==> flow/design.v <==
module master_apb #(parameter ADDR_WIDTH=8, parameter DATA_WIDTH =8, parameter STATE=2 )(
input PCLK,
input PRESETn,
input [ADDR_WIDTH-1:0] apb_write_paddr,
input [DATA_WIDTH-1:0] apb_write_data,
input [ADDR_WIDTH-1:0] apb_read_paddr,
input READ_WRITE,
input PREADY,
input transfer,
input [DATA_WIDTH-1:0] PRDATA,
output PWRITE,
output reg PSEL,
output reg PENABLE,
output [ADDR_WIDTH-1:0] PADDR,
output reg[DATA_WIDTH-1:0] PWDATA,
output reg [DATA_WIDTH-1:0] apb_read_data_out
);
parameter IDLE=2'b00;
parameter SETUP=2'b01;
parameter ACCESS=2'b11;
reg [STATE-1:0] current_state,next_state;
wire [DATA_WIDTH-1:0] temp_read;
always @(posedge PCLK or negedge PRESETn)
begin
if(!PRESETn)
current_state<=IDLE;
else
current_state<=next_state;
end
always @(*)
begin
case (current_state)
IDLE: 
begin
if(transfer==1'b1)
next_state=SETUP;
else
next_state=IDLE;
end
SETUP:
begin
next_state=ACCESS;
end
ACCESS:
begin
if(PREADY==1'b1&&transfer==1'b1)
next_state=SETUP;
else if(PREADY==1'b1&&transfer==1'b0)
next_state=IDLE;
else
next_state=ACCESS;
end
default:
next_state=IDLE;
endcase
end
always@(*)
begin
PWDATA='b0;
case(current_state)
IDLE:
begin
PSEL=1'b0;
PENABLE=1'b0;
end
SETUP:
begin
PSEL=1'b1;
PENABLE=1'b0;
PWDATA=apb_write_data;
end
ACCESS:
begin
PSEL=1'b1;
PENABLE=1'b1;
PWDATA=apb_write_data;
end
default:
begin
PSEL=1'b0;
PENABLE=1'b0;
end
endcase
end
always @(posedge PCLK or negedge PRESETn)
begin
if(!PRESETn)
apb_read_data_out<='b0;
else if (current_state==ACCESS && PWRITE==1'b0)
apb_read_data_out<=PRDATA;
end
assign PWRITE=READ_WRITE;
assign PADDR= READ_WRITE?apb_write_paddr:apb_read_paddr;
endmodule
module RAM_slave #(parameter ADDRESS=8, parameter DATA=8, parameter LOCATION=64, parameter STATES=3)(
input PWRITE,PCLK,PRESETn,
input PSEL1,
input PENABLE,
input [ADDRESS-1:0] paddr,
input [DATA-1:0] pwdata,
output reg [DATA-1:0] prdata,
output reg PREADY
);
parameter IDLE=2'b00;
parameter TRANSFER=2'b01;
parameter WRITE=2'b11;
parameter READ=2'b10;
localparam AW=$clog2(LOCATION);
reg [STATES-1:0] current_state,next_state;
reg [DATA-1:0] memory [0:LOCATION-1];
integer i;
always @(posedge PCLK or negedge PRESETn )
begin
if(!PRESETn)
current_state<=IDLE;
else
current_state<=next_state;
end
always @(*)
begin
case (current_state)
IDLE: 
if(PSEL1==1'b1)
next_state=TRANSFER;
else 
next_state=IDLE;
TRANSFER:
next_state=IDLE;
default:
next_state=IDLE;
endcase
end
always @(*)
if(!PRESETn)
begin
prdata='b0;
PREADY=1'b0;
end
else
begin
    case(current_state)
    IDLE:
    begin
        prdata='b0;
        PREADY=1'b0;
    end
    TRANSFER:
    begin
        PREADY=1'b1;
	if(PWRITE==1'b0)
	if(paddr<LOCATION)
	prdata=memory[paddr[AW-1:0]];
	else
	prdata='b0;	
        else
	 prdata='b0;
    end
default:
begin
prdata='b0;
        PREADY=1'b0;
end
    endcase
end
always @(posedge PCLK or negedge PRESETn)
begin
if(!PRESETn)
begin
    for(i=0;i<LOCATION;i=i+1)
    memory[i]<='b0;
end
else if(current_state==TRANSFER&&PWRITE==1'b1&&paddr<LOCATION)
memory[paddr[AW-1:0]]<=pwdata;
end
endmodule
module apb_top #(parameter ADDRESS=8, parameter DATA =8, parameter LOCATION=64)(
input PCLK,PRESETn,transfer,READ_WRITE,
input [ADDRESS-1:0] apb_write_paddr,apb_read_paddr,
input [DATA-1:0] apb_write_data,
output [DATA-1:0] apb_read_data_out);
wire PWRITE;
wire PREADY;
wire PSEL1;
wire PENABLE;
wire [ADDRESS-1:0] paddr;
wire [DATA-1:0] pwdata,prdata;
master_apb #(.ADDR_WIDTH(ADDRESS),.DATA_WIDTH(DATA)) master(
.PCLK(PCLK),
.PRESETn(PRESETn),
.apb_write_paddr(apb_write_paddr),
.apb_write_data(apb_write_data),
.apb_read_paddr(apb_read_paddr),
.READ_WRITE(READ_WRITE),
.PREADY(PREADY),
.transfer(transfer),
.PRDATA(prdata),
.PWRITE(PWRITE),
.PSEL(PSEL1),
.PENABLE(PENABLE),
.PADDR(paddr),
.PWDATA(pwdata),
.apb_read_data_out(apb_read_data_out));
RAM_slave #(.ADDRESS(ADDRESS),.DATA(DATA), .LOCATION(LOCATION)) slave_dut (
.PWRITE(PWRITE),
.PCLK(PCLK),
.PRESETn(PRESETn),
.PSEL1(PSEL1),
.PENABLE(PENABLE),
.paddr(paddr),
.pwdata(pwdata),
.prdata(prdata),
.PREADY(PREADY)
);
endmodule
clock: 1.78 ns
lec_check: 0
cap_margin: 40
core_margin: 2
core_utilization: 72
cts_cluster_diameter: 36
cts_cluster_size: 27
hold_slack_margin: 0.24
setup_slack_margin: 0.22
slew_margin: 20
tns_end_percent: 35
run.sh (not shown) runs the stock make flow with config.mk's settings and CLKGATE_MAP_FILE=.
The baseline failed in clock tree synthesis.
Rerun with:
ABC_AREA = 1   (was not set)
CAP_MARGIN = 20   (was 40)
CTS_CLUSTER_DIAMETER = not set   (was 36)
CTS_CLUSTER_SIZE = 10   (was 27)
HOLD_SLACK_MARGIN = not set   (was 0.24)
PLACE_DENSITY = 0.36   (was not set)
SETUP_SLACK_MARGIN = 0.37   (was 0.22)
TNS_END_PERCENT = not set   (was 35)
clock period = 2.5 ns   (was 1.78 ns; I/O delays follow)
After rerunning: The changed run completed with no timing, DRC or antenna violations; area after synthesis grows by 8.4%; die area climbs by 8.2%; synthesized cell count goes up by 26%.
Rerun with:
CORE_UTILIZATION = 70   (was 72)
CTS_CLUSTER_DIAMETER = 28   (was not set)
CTS_CLUSTER_SIZE = not set   (was 10)
PLACE_DENSITY = 0.6   (was 0.36)
SETUP_SLACK_MARGIN = 0.65   (was 0.37)
After rerunning:
- Now the flow aborted during global routing on GRT-0232
- synthesized cell count is unchanged
- die area increases by about 2.8%
- area after synthesis stays the same
Rerun with:
ABC_AREA = not set   (was 1)
CORE_ASPECT_RATIO = 0.53   (was not set)
CORE_UTILIZATION = 40   (was 70)
CTS_CLUSTER_DIAMETER = not set   (was 28)
GPL_ROUTABILITY_DRIVEN = 0   (was not set)
SETUP_SLACK_MARGIN = -0.1   (was 0.65)
clock period = 5.0 ns   (was 2.5 ns; I/O delays follow)
- Now the flow completed with no timing, DRC or antenna violations
- area after synthesis falls by 7.7%
- synthesized cell count falls by 20%
- die size rises by 60%
